## run A
// enduro_video
module enduro_video(iRST_n,
                    iVGA_CLK,
                    show_cars,
                    car_user_x,
                    car2_x,
                    car2_y,
                    car3_x,
                    car3_y,
                    oBLANK_n,
                    oHS,
                    oVS,
                    b_data,
                    g_data,
                    r_data);
For scale: about 53 flip-flops, about 80 I/O pins, ~26000 um2 of cells after synthesis.
clock: 7.16 ns
lec_check: 0
cap_margin: 20
core_margin: 2
core_utilization: 72
cts_cluster_diameter: 29
cts_cluster_size: 15
hold_slack_margin: -0.08
place_density_lb_addon: 0.25
setup_slack_margin: 1.72
slew_margin: 20
run.sh (not shown) runs the stock make flow with config.mk's settings and CLKGATE_MAP_FILE=.
## Diff of input files: run B against run A
- CORE_UTILIZATION: 72 -> 66
- CTS_CLUSTER_SIZE: 15 -> unset
- CTS_CLUSTER_DIAMETER: 29 -> unset
- SETUP_SLACK_MARGIN: 1.72 -> unset
- HOLD_SLACK_MARGIN: -0.08 -> unset
- PLACE_DENSITY_LB_ADDON: 0.25 -> unset
- the clock period (ns, I/O delays scaled along): 7.16 -> 9.88
Results
Going from run A to run B, the row count was found to have gone up by 4.3%. From run A to run B the numbers moved as follows: overall power consumption shrank by 29%, power share of the combinational group now sits lower. Run B ended up with met4 as its top layer reached by signal wires; run A ended up with met5. Run B vs. run A: combinational power -about 30%, number of distinct library cells after synthesis ~0 delta, fmax -18%.
The following lists how run C was set up differently from run B:
- CTS_CLUSTER_SIZE newly set to 40
- CORE_UTILIZATION changed from 66 to 71
- the clock period (ns, I/O delays scaled along) changed from 9.88 to 11.7
==> comparison <==
- Run C vs run B on total routed wirelength: run C is the lower one.
- Measured against each other, run C and run B differ in final core utilization, the lower figure coming from run B.
- The delay of the slowest cell on the worst path of run C and that of run B are within noise of each other.
- Between run C and run B, it is run C whose met2 track demand over resource in global routing is higher, by 3.3 points.
- Of run C and run B, it is run C that has the higher required time of the critical path.
- Looking at final instance count without filler cells across run C and run B, the one that comes out lower is run C.
- On final area: between run C and run B, it ends up lower for run C.
- The sequential fraction of design power in run C was higher than what run B gave.
- Compared with run B, in run C clock-buffer cell count lower; worst slack after detailed placement higher.

========
enduro_video again, from the RTL that the note above started with.
==> flow/config.mk <==
export PLATFORM = sky130hd
export DESIGN_NAME = enduro_video
export DESIGN_NICKNAME = enduro_video
export VERILOG_FILES = /design/flow/design.v
export SDC_FILE = /design/flow/constraint.sdc
export NUM_CORES = 4
export LEC_CHECK = 0
export ABC_AREA = 1
export CAP_MARGIN = 0
export CELL_PAD_IN_SITES_GLOBAL_PLACEMENT = 3
export CORE_ASPECT_RATIO = 1.88
export CORE_MARGIN = 2
export CORE_UTILIZATION = 40
export CTS_CLUSTER_DIAMETER = 350
export CTS_CLUSTER_SIZE = 44
export GPL_ROUTABILITY_DRIVEN = 1
export GPL_TIMING_DRIVEN = 1
export MIN_ROUTING_LAYER = met2
export PLACE_DENSITY_LB_ADDON = 0.06
export SETUP_SLACK_MARGIN = -0.97
export SLEW_MARGIN = 20
==> flow/constraint.sdc <==
create_clock -name core_clock -period 15.0 [get_ports {iVGA_CLK}]
set_input_delay 3.0000 -clock core_clock [delete_from_list [all_inputs] [get_ports {iVGA_CLK}]]
set_output_delay 3.0000 -clock core_clock [all_outputs]
set_load 0.01 [all_outputs]
Change:
Settings changed: ABC_AREA 1 to not set, CAP_MARGIN 0 to 20, CORE_ASPECT_RATIO 1.88 to not set, CTS_CLUSTER_DIAMETER 350 to 398, CTS_CLUSTER_SIZE 44 to 100, GPL_ROUTABILITY_DRIVEN 1 to not set, GPL_TIMING_DRIVEN 1 to not set, MIN_ROUTING_LAYER met2 to not set, PLACE_DENSITY_LB_ADDON 0.06 to not set, SETUP_SLACK_MARGIN -0.97 to not set.
Effect:
- cell count came out lower by about 5%
- clock skew climbs by 0.0075 ns
- worst hold slack gains 0.025 ns
- worst setup slack gains 3.1 ns
- core utilization barely changes
Change:
Settings changed: ABC_AREA set to 0, CELL_PAD_IN_SITES_GLOBAL_PLACEMENT 3 to not set, CORE_UTILIZATION 40 to 65, CTS_CLUSTER_DIAMETER 398 to 285, HOLD_SLACK_MARGIN set to 0.23, PLACE_DENSITY set to 0.38.
After rerunning: The new run completed without violations. Via count is higher by 3.2%. Final area shrinks by 1.9%. Non-clock buffer count is lower by 12. Die size goes down by 38%. Total power shrinks by 3.2%. Routed wire length falls by 14%. Cell count falls by 8.0%. Worst hold slack degrades by 0.035 ns. Worst setup slack is worse by 0.030 ns. Maximum frequency came out lower by 0.34%.
Change:
Settings changed: ABC_AREA 0 to not set, CORE_UTILIZATION 65 to 28, CTS_CLUSTER_DIAMETER 285 to 398, CTS_CLUSTER_SIZE 100 to 98, HOLD_SLACK_MARGIN 0.23 to not set, PLACE_DENSITY 0.38 to not set.
Effect: Worst hold slack gets better by 0.0038 ns; setup slack gains 0.14 ns; design area increases by 3.4%; die size climbs by 130%; wire length climbs by 2.4%; combinational power goes down by about 0.9%; final cell count went up by 17%; fmax rises by 1.6%; register-to-register slack gets better by 0.23 ns; sequential power stays flat; total power is higher by 2.9%.
Change:
Settings changed: CAP_MARGIN 20 to 0, CORE_UTILIZATION 28 to 40, CTS_CLUSTER_DIAMETER 398 to not set, CTS_CLUSTER_SIZE 98 to not set, HOLD_SLACK_MARGIN set to 0.23.
Wire length fell slightly. Hold slack barely changes. Design area fell slightly. Die size fell by a quarter to a third.

========
Setup of v29:
enduro_video again, from the RTL that the note above started with.
Settings: LEC_CHECK=0, CAP_MARGIN=15, CORE_MARGIN=2, CORE_UTILIZATION=72, CTS_CLUSTER_SIZE=18, HOLD_SLACK_MARGIN=-0.05, PLACE_DENSITY=0.66, SETUP_SLACK_MARGIN=0.77, SLEW_MARGIN=20; clock period 6.15 ns.
Completing all stages was not enough for v29: its layout failed the final checks because of negative setup slack.
Input changes introduced in v7 (baseline for comparison: v29):
- removing SETUP_SLACK_MARGIN (formerly 0.77)
- changing SLEW_MARGIN from 20 to 40
- changing CAP_MARGIN from 15 to 5
- removing HOLD_SLACK_MARGIN (formerly -0.05)
- removing CTS_CLUSTER_SIZE (formerly 18)
- removing PLACE_DENSITY (formerly 0.66)
- changing the clock period (ns, I/O delays scaled along) from 6.15 to 5.72
==> comparison <==
- v7 finished every stage; the final checks, however, were not passed, the failures being negative setup slack.
- Lower number of global-route vias before repair goes to v29 over v7.
- Of v7 and v29, the higher final routed wirelength across all metal layers belongs to v7.
- v7 vs v29 — final cell count climbed by a few percent
- v7 vs v29 — post-layout worst setup margin dropped 380 ps.
- v7 -> v29: setup clock skew after layout flat
- The total number of vias of v7 exceeds that of v29 by 3.0%.
- The lower data arrival time at the worst-slack endpoint of v7 and v29 is in v7.
- Summary of the comparison: register-to-register slack is lower in v7, relative to v29.
- On area used by sequential logic in the layout, v7 tracks v29 almost exactly.
Setup changes, v7 to v26
- SETUP_SLACK_MARGIN newly set to 0.82
- CTS_CLUSTER_SIZE newly set to 80
- CTS_CLUSTER_DIAMETER newly set to 26
- the clock period (ns, I/O delays scaled along) changed from 5.72 to 6.32
==> comparison <==
The flow completed for v26, but it is not clean: the layout still shows negative setup slack.
Row final period utilization: v26 lower / v7 higher
Re maximum frequency: v26 is about 1.7% up on v7.
v26 vs v7 — net count of the finished layout dropped by a few percent
#### Input delta (v38 over v26)
- CTS_CLUSTER_SIZE changed from 80 to 11
- SETUP_SLACK_MARGIN changed from 0.82 to 1.65
- SLEW_MARGIN changed from 40 to 0
- PLACE_DENSITY_LB_ADDON newly set to 0.19
- the clock period (ns, I/O delays scaled along) changed from 6.32 to 7.29
## What came out
v38 completed; timing, DRC and antenna clean
Iteration count of the initial detailed-routing pass delta for v38 relative to v26: 2 higher
Compared v38 vs v26, and part of the power in registers is up in v38.
Taking v26 as 1.0, v38 lands at 0.859 on switching component of the power.
Maximum count of clock buffers along a single path: v38 vs v26 identical
Summary of v38 over v26: post-layout total power saw a decrease; growth of design area from synthesis to finish saw a decrease; cell area reported after detailed placement saw a decrease; first-pass GRT wire length saw a decrease.
For the post-route clock skew, v38 came in 10 ps higher than v26 did.
v26 → v38: sequential share of layout area up 0.16 points; cell depth of the worst flop-to-flop path down 9.4%.

========
Starting RTL as in the previous note.
Settings: LEC_CHECK=0, CAP_MARGIN=20, CORE_MARGIN=2, CORE_UTILIZATION=49, SLEW_MARGIN=20; clock period 8.67 ns.
Next try:
CORE_UTILIZATION = 40   (was 49)
clock period = 15.0 ns   (was 8.67 ns; I/O delays follow)
Effect: Power went down by well over a third. Sequential cell count does not change. Clock skew is about the same. Combinational power drops by well over a third. Wire length came out lower by a few percent. Global-route usage went down by 7.7 points.
Next try:
CTS_CLUSTER_DIAMETER = 289   (was unset)
GPL_TIMING_DRIVEN = 0   (was unset)
HOLD_SLACK_MARGIN = 0.14   (was unset)
MAX_ROUTING_LAYER = met4   (was unset)
MIN_ROUTING_LAYER = met2   (was unset)
SLEW_MARGIN = 0   (was 20)
Final cell count increases by 3.2%.
Total power increases by 5.0%.
Synthesized area stays the same.
Final area increases by 2.7%.
Die area stays the same.
Wire length increases by 16%.
Next try:
CORE_UTILIZATION = 72   (was 40)
CTS_CLUSTER_DIAMETER = 273   (was 289)
CTS_CLUSTER_SIZE = 98   (was unset)
GPL_TIMING_DRIVEN = unset   (was 0)
HOLD_SLACK_MARGIN = unset   (was 0.14)
MAX_ROUTING_LAYER = unset   (was met4)
MIN_ROUTING_LAYER = unset   (was met2)
SLEW_MARGIN = 20   (was 0)
The changed run completed without violations.
Total power went down by a few percent.
Combinational power drops by a few percent.
Wire length is lower by roughly a tenth.
Via count went down by a quarter to a third.
Sequential share of layout area grows by 0.23 points.
Clock power decreases by a few percent.
Worst hold slack gets better by 15 ps.
Cell count fell by roughly a tenth.
Cell area fell by a few percent.
Count of clock-buffer cells in the layout is unchanged.
Next try:
CORE_UTILIZATION = 40   (was 72)
CTS_CLUSTER_DIAMETER = 397   (was 273)
CTS_CLUSTER_SIZE = 100   (was 98)
SETUP_SLACK_MARGIN = 4.46   (was unset)
Effect: Setup slack improves by 310 ps; final cell count grows by about 10%; design area grows by about 2%; count of clock-buffer cells in the layout stays the same; combinational power shrinks by about 2%; hold slack degrades by 16 ps; global-route usage shrinks by 20 points; via count shrinks by about 7%.

========
enduro_video again, from the RTL that the note above started with.
export LEC_CHECK = 0
export ABC_AREA = 1
export CAP_MARGIN = 20
export CORE_ASPECT_RATIO = 0.5
export CORE_MARGIN = 2
export CORE_UTILIZATION = 72
export CTS_CLUSTER_DIAMETER = 400
export CTS_CLUSTER_SIZE = 99
export PLACE_DENSITY = 0.42
export SLEW_MARGIN = 20
export TNS_END_PERCENT = 5
create_clock -name core_clock -period 8.21 [get_ports {iVGA_CLK}]
Rerun with:
ABC_AREA = unset   (was 1)
CORE_ASPECT_RATIO = unset   (was 0.5)
CORE_UTILIZATION = 40   (was 72)
CTS_CLUSTER_DIAMETER = unset   (was 400)
CTS_CLUSTER_SIZE = unset   (was 99)
PLACE_DENSITY = unset   (was 0.42)
TNS_END_PERCENT = unset   (was 5)
clock period = 8.67 ns   (was 8.21 ns; I/O delays follow)
What happened: Flip-flop count does not change; sequential power is lower by about 5%; worst hold slack gets worse by 0.029 ns; final area goes up by 7.5%; setup slack improves by 0.28 ns; global-route usage went down by 21 points; clock skew hardly moves; sequential share of layout area came out lower by 0.34 points.
Rerun with:
ABC_AREA = 1   (was unset)
CORE_UTILIZATION = 71   (was 40)
CTS_CLUSTER_SIZE = 40   (was unset)
PLACE_DENSITY_LB_ADDON = 0.06   (was unset)
clock period = 10.6 ns   (was 8.67 ns; I/O delays follow)
The new run passed the timing, DRC and antenna checks. Worst setup slack is better by 0.31 ns. Core utilization rises by 32 points. Sequential power goes down by 18%. Combinational power fell by 19%. Wire length is lower by 3.7%. Register-to-register slack improves by 0.31 ns. Global-route usage is higher by 21 points. Via count grows by 7.4%. Final cell count fell by 2.1%.
Rerun with:
CAP_MARGIN = 15   (was 20)
CELL_PAD_IN_SITES_DETAIL_PLACEMENT = 1   (was unset)
CORE_UTILIZATION = 16   (was 71)
CTS_CLUSTER_SIZE = unset   (was 40)
PLACE_DENSITY_LB_ADDON = unset   (was 0.06)
=> The changed run finished with timing, DRC and antenna clean. Register-to-register slack is worse by 0.28 ns. Sequential power stays flat. Routed wire length is higher by 18%. Synthesized cell count is unchanged. Core utilization is lower by 57 points. Non-clock buffer count is higher by 7. Via count is lower by 3.2%. Final area is higher by 8.1%. Power is higher by 4.3%.

========
Starting RTL as in the previous note.
Settings: LEC_CHECK=0, ABC_AREA=1, CAP_MARGIN=20, CORE_ASPECT_RATIO=0.5, CORE_MARGIN=2, CORE_UTILIZATION=72, CTS_CLUSTER_DIAMETER=400, CTS_CLUSTER_SIZE=99, HOLD_SLACK_MARGIN=0.3, PLACE_DENSITY=0.42, SLEW_MARGIN=0, TNS_END_PERCENT=5; clock period 8.21 ns.
The baseline completed without violations.
==> next run, changes <==
Settings changed: ABC_AREA 1 to unset, CORE_ASPECT_RATIO 0.5 to unset, CORE_UTILIZATION 72 to 40, CTS_CLUSTER_DIAMETER 400 to 289, CTS_CLUSTER_SIZE 99 to unset, HOLD_SLACK_MARGIN 0.3 to 0.14, PLACE_DENSITY 0.42 to unset, TNS_END_PERCENT 5 to unset.
Clock period 8.21 ns to 15.0 ns, I/O delays scaled along.
The changed run completed without violations.
Via count went down by 5.4%.
Wire length went up by 4.7%.
Flip-flop count is unchanged.
==> next run, changes <==
Settings changed: CORE_UTILIZATION 40 to 38, CTS_CLUSTER_DIAMETER 289 to 380, CTS_CLUSTER_SIZE set to 100, HOLD_SLACK_MARGIN 0.14 to 0.23, SLEW_MARGIN 0 to 20.
Cell area barely changes. Hold slack stays flat. Core utilization fell by 2.3 points. Die size climbs by 5.2%. Via count went down by 0.58%. Clock skew is lower by 0.0034 ns. Count of clock-buffer cells in the layout grows by 1. Maximum frequency hardly moves. Setup slack gains 0.017 ns. Power rises by 2.0%.
==> next run, changes <==
Settings changed: ABC_AREA set to 1, CTS_CLUSTER_DIAMETER 380 to 285, PLACE_DENSITY set to 0.83.
What happened: The new run completed with no timing, DRC or antenna violations; maximum frequency fell by about 20%; count of clock-buffer cells in the layout fell by 1; core utilization rose by 0.32 points; setup slack got worse by 2.3 ns; total power fell by 4.1%; final cell count rose by 7.0%; combinational power fell by about 2%; wire length fell by about 7%; synthesized area fell by 6.0%.

========
Starting RTL as in the previous note.
// enduro_video
module enduro_video(iRST_n,
                    iVGA_CLK,
                    show_cars,
                    car_user_x,
                    car2_x,
                    car2_y,
                    car3_x,
                    car3_y,
                    oBLANK_n,
                    oHS,
                    oVS,
                    b_data,
                    g_data,
                    r_data);
input iRST_n;
input iVGA_CLK;
input show_cars;
input [9:0] car_user_x;
input [9:0] car2_x;
input [9:0] car2_y;
input [9:0] car3_x;
input [9:0] car3_y;
output reg oBLANK_n;
output reg oHS;
output reg oVS;
output [7:0] b_data;
output [7:0] g_data;
output [7:0] r_data;
wire rst;
reg [18:0] ADDR;
wire [9:0] SCREEN_HEIGHT;
wire [10:0] SCREEN_WIDTH;
wire [5:0] CAR_WIDTH, CAR_HEIGHT;
wire [8:0] CAR_USER_Y;
wire [23:0] BGR_data_out;
assign SCREEN_HEIGHT = 10'd480;
assign SCREEN_WIDTH = 11'd640;
assign CAR_WIDTH = 6'd23;
assign CAR_HEIGHT = 6'd36;
assign CAR_USER_Y = SCREEN_HEIGHT - CAR_HEIGHT;
wire [23:0] bgr_data_raw;
wire cBLANK_n,cHS,cVS;
assign rst = ~iRST_n;
video_sync_generator LTM_ins (.vga_clk(iVGA_CLK),
                              .reset(rst),
                              .blank_n(cBLANK_n),
                              .HS(cHS),
                              .VS(cVS));
always@(posedge iVGA_CLK, negedge iRST_n)
begin
  if (!iRST_n)
     ADDR<=19'd0;
  else if (cHS==1'b0 && cVS==1'b0)
     ADDR<=19'd0;
  else if (cBLANK_n==1'b1)
     ADDR<=ADDR+1;
end
    draw_dynamic_cars draw_cars(
			.clk(iVGA_CLK),
        .addr(ADDR),
        .bgr_data_in(bgr_data_raw),
        .bgr_data_out(BGR_data_out),
			.SHOW_CARS(show_cars),
        .CAR_WIDTH(CAR_WIDTH),
        .CAR_HEIGHT(CAR_HEIGHT),
        .SCREEN_WIDTH(SCREEN_WIDTH),
        .SCREEN_HEIGHT(SCREEN_HEIGHT),
			.CAR_USER_Y(CAR_USER_Y),
        .car_user_x(car_user_x),
        .car2_x(car2_x),
        .car2_y(car2_y),
        .car3_x(car3_x),
        .car3_y(car3_y)
    );
mem_saida_seq memu0 (
    .endereco(ADDR),
	.data_out(bgr_data_raw)
);
assign b_data = BGR_data_out[7:0];
assign g_data = BGR_data_out[15:8];
assign r_data = BGR_data_out[23:16];
always@(posedge iVGA_CLK)
begin
  oHS<=cHS;
  oVS<=cVS;
  oBLANK_n<=cBLANK_n;
end
endmodule
==> flow/config.mk <==
export PLATFORM = sky130hd
export DESIGN_NAME = enduro_video
export DESIGN_NICKNAME = enduro_video
export VERILOG_FILES = /design/flow/design.v
export SDC_FILE = /design/flow/constraint.sdc
export NUM_CORES = 4
export LEC_CHECK = 0
export ABC_AREA = 1
export CAP_MARGIN = 30
export CORE_MARGIN = 2
export CORE_UTILIZATION = 72
export CTS_CLUSTER_DIAMETER = 220
export CTS_CLUSTER_SIZE = 51
export GPL_ROUTABILITY_DRIVEN = 0
export HOLD_SLACK_MARGIN = 0.08
export PLACE_DENSITY = 0.35
export SETUP_SLACK_MARGIN = -0.34
export SLEW_MARGIN = 30
==> flow/constraint.sdc <==
create_clock -name core_clock -period 6.38 [get_ports {iVGA_CLK}]
set_input_delay 1.2760 -clock core_clock [delete_from_list [all_inputs] [get_ports {iVGA_CLK}]]
set_output_delay 1.2760 -clock core_clock [all_outputs]
set_load 0.01 [all_outputs]
The starting point completed, yet does not pass: setup timing.
Change:
- ABC_AREA: 1 -> not set
- CAP_MARGIN: 30 -> 20
- CORE_UTILIZATION: 72 -> 69
- CTS_CLUSTER_DIAMETER: 220 -> not set
- CTS_CLUSTER_SIZE: 51 -> 99
- GPL_ROUTABILITY_DRIVEN: 0 -> not set
- HOLD_SLACK_MARGIN: 0.08 -> not set
- PLACE_DENSITY: 0.35 -> not set
- SETUP_SLACK_MARGIN: -0.34 -> not set
- SLEW_MARGIN: 30 -> 20
- clock period: 6.38 -> 13.3 ns (I/O delays scaled with it)
What happened: With this change the flow passed the timing, DRC and antenna checks; worst hold slack barely changes; combinational power fell by about 50%; cell count fell by 10%; via count fell by about 5%; worst setup slack improves by 5.6 ns.
Change:
- CORE_UTILIZATION: 69 -> 72
- CTS_CLUSTER_DIAMETER: not set -> 396
- PLACE_DENSITY: not set -> 0.42
- SETUP_SLACK_MARGIN: not set -> 0.28
- clock period: 13.3 -> 7.18 ns (I/O delays scaled with it)
The new run finished clean.
Total power rises by 85%.
Wire length climbs by 6.5%.
Sequential share of layout area fell by 0.19 points.
Global-route usage rises by 4.2 points.
Hold slack got worse by 0.0047 ns.
Utilization grows by 6.5 points.
Design area increases by 5.3%.
Setup slack loses 4.5 ns.
Change:
- CTS_CLUSTER_DIAMETER: 396 -> not set
- CTS_CLUSTER_SIZE: 99 -> 23
- HOLD_SLACK_MARGIN: not set -> -0.08
- PLACE_DENSITY: 0.42 -> not set
- PLACE_DENSITY_LB_ADDON: not set -> 0.24
- SETUP_SLACK_MARGIN: 0.28 -> not set
- clock period: 7.18 -> 5.9 ns (I/O delays scaled with it)
=> The changed run finished but fails on setup timing; final cell count rises by 6.8%; cell area rises by 9.2%; maximum frequency stays flat; synthesized area does not change; die area does not change; via count rises by 5.9%; global-route usage rises by 3.2 points; hold slack gets better by 0.0042 ns; power rises by 31%; utilization rises by 7.3 points.
Power and IR drop assume default switching activity.
